// OQ1_Stopwatch
module OQ1_Stopwatch(AN, Seg, Dot, CLK, Start, RESET);  
	output [3:0] AN;
	output [6:0] Seg;
	output Dot;
	input CLK, Start, RESET;
	parameter R = 2'b00;
    parameter W = 2'b01;
    parameter C = 2'b10;	
	reg  [11:0] divider_ds;
	reg  [5:0]  divider_ms;
	reg  [6:0]  Seg_Temp;
	reg  [3:0]  D3,D2,D1,D0,D_Temp,AN_Temp;
	reg  [1:0]  state,n_state;
	reg         dp;
	wire        RTC_ds,RTC_ms;
	always @(posedge CLK or posedge RESET) begin
	  if(RESET) divider_ms <= 0;
	  else if(divider_ms==32) divider_ms <= 0;
      else divider_ms <= divider_ms + 1;
    end
    assign RTC_ms = ((divider_ms == 32)?1'b1:1'b0);
	always @(posedge CLK or posedge RESET) begin
      if(RESET) divider_ds <= 0;
      else if(divider_ds==3276) divider_ds <= 0;
      else if(state==C) divider_ds <= divider_ds + 1;
    end
    assign RTC_ds = ((divider_ds == 3276)?1'b1:1'b0);
	always@(posedge CLK or posedge RESET) begin
      if(RESET) begin
        state <= R;
        D3 <= 0;
        D2 <= 0;
        D1 <= 0;
        D0 <= 0;
      end else begin
        state <= n_state;
        if(RTC_ds) begin
          if(D0 == 9) begin
            D0 <= 0;
            if(D1 == 9) begin
              D1 <= 0;
              if(D2 == 9) begin
                D2 <= 0;
                if(D3 == 9) begin
                  D3 <= 0;                  
                end else begin
                  D3 <= D3 + 1;
                end                    
              end else begin
                D2 <= D2 + 1;
              end      
            end else begin
              D1 <= D1 + 1;
            end
          end else begin
            D0 <= D0 + 1;
          end
        end      
      end
    end
    always@(*) begin
      case (state)
        R : if(RESET) n_state = R;
            else if(Start && !RESET) n_state = C;
            else n_state = W;
        W : if(RESET) n_state = R;
            else if(Start && !RESET) n_state = C;
            else n_state = W;
        C : if(RESET) n_state = R;
            else n_state = C;        
        default : n_state = R;
      endcase
    end
    always@(posedge CLK or posedge RESET) begin
      if(RESET) begin
        D_Temp  <= 4'b0000;
        AN_Temp <= 4'b1110;
        dp      <= 1'b0;
      end else if(RTC_ms) begin
      case(AN_Temp)
        4'b0111 : begin
                    D_Temp <= D0;
                    AN_Temp <= 4'b1110;
  ...
Settings: LEC_CHECK=0, ABC_AREA=1, CAP_MARGIN=20, CORE_MARGIN=2, CORE_UTILIZATION=71, CTS_CLUSTER_DIAMETER=399, CTS_CLUSTER_SIZE=96, SLEW_MARGIN=20, TNS_END_PERCENT=5; clock period 2.37 ns.
run.sh (not shown) runs the stock make flow with config.mk's settings and CLKGATE_MAP_FILE=.
The baseline produced a clean layout.
Rerun with:
- ABC_AREA: 1 -> unset
- CORE_UTILIZATION: 71 -> 40
- CTS_CLUSTER_DIAMETER: 399 -> unset
- CTS_CLUSTER_SIZE: 96 -> unset
- SETUP_SLACK_MARGIN: unset -> -0.35
- TNS_END_PERCENT: 5 -> unset
- clock period: 2.37 -> 3.94 ns (I/O delays scaled with it)
After rerunning:
- The new run produced a clean layout
- register-to-register slack gains 1.3 ns
- final area decreases by 5.6%
- setup slack gains 1.1 ns
- clock-buffer cell count decreases by 1
- die size increases by 63%

* * *

Setup of job 6560:
Starting RTL as in the previous note.
clock: 5.52 ns
lec_check: 0
abc_area: 1
cap_margin: 20
core_aspect_ratio: 1.45
core_margin: 2
core_utilization: 72
cts_cluster_diameter: 389
cts_cluster_size: 94
place_density: 0.78
slew_margin: 20
Setup changes, job 6560 to job 2828
Settings: changing CORE_UTILIZATION from 72 to 66; removing CORE_ASPECT_RATIO (formerly 1.45); removing ABC_AREA (formerly 1); removing PLACE_DENSITY (formerly 0.78); removing CTS_CLUSTER_DIAMETER (formerly 389); setting SETUP_SLACK_MARGIN to 1.78 for the first time; removing CTS_CLUSTER_SIZE (formerly 94); changing the clock period (ns, I/O delays scaled along) from 5.52 to 6.19.
Notes after the runs:
Higher final critical-path share of the clock period goes to job 6560 over job 2828. Taking job 6560 as 1.0, job 2828 lands at 0.891 on final wirelength. Job 2828 — routed metal-1 wirelength about 15% higher, job 6560 as reference. Taking job 6560 as the reference, in job 2828 fraction of power consumed by combinational cells lower, net switching fraction of the power lower, logic gate fraction of the total cell area higher, global-route usage lower, synthesized cell count lower. In job 2828, the core utilization before placement came out 4.1 points below the value in job 6560.
--- input diff job 2828..job 2558 ---
Settings: swapping 66 for 40 in CORE_UTILIZATION; clearing SETUP_SLACK_MARGIN, which used to be 1.78; swapping 6.19 for 3.94 in the clock period (ns, I/O delays scaled along).
## What came out
Job 2828 -> job 2558: area occupied by registers delta 0, exact match. Job 2828 → job 2558: cell area went up by 0.57%; number of top-level pins was more or less identical; area of the chip went up by about 60%.
What job 6053 does differently from job 2558 at the input level:
Settings: the clock period (ns, I/O delays scaled along) changed from 3.94 to 10.0.
### Flow results
Higher worst hold slack was reported by job 6053, not job 2558. As of job 6053, total wirelength of the detailed-routed design had fallen by a few percent compared to job 2558. Looking at per-cell via count in the routed design, job 6053 sits about 0.8% higher than job 2558 does. Compared with job 2558, job 6053 shows a lower proportion of final cell area spent on non-clock buffers. Total power: job 6053 and job 2558 compared, higher one is job 2558. Taking job 2558 as the reference point, the number of fill cells in the layout of job 6053 falls by 17. Changes observed in job 6053 relative to job 2558: slew of the pin with the lowest slew margin increased by 0.19 ns relative to the old numbers; sequential-cell power consumption decreased by 60% relative to the old numbers; number of standard cells in the final layout excluding fillers closely matched the old numbers.
Power is estimated from default activity; no workload was simulated.
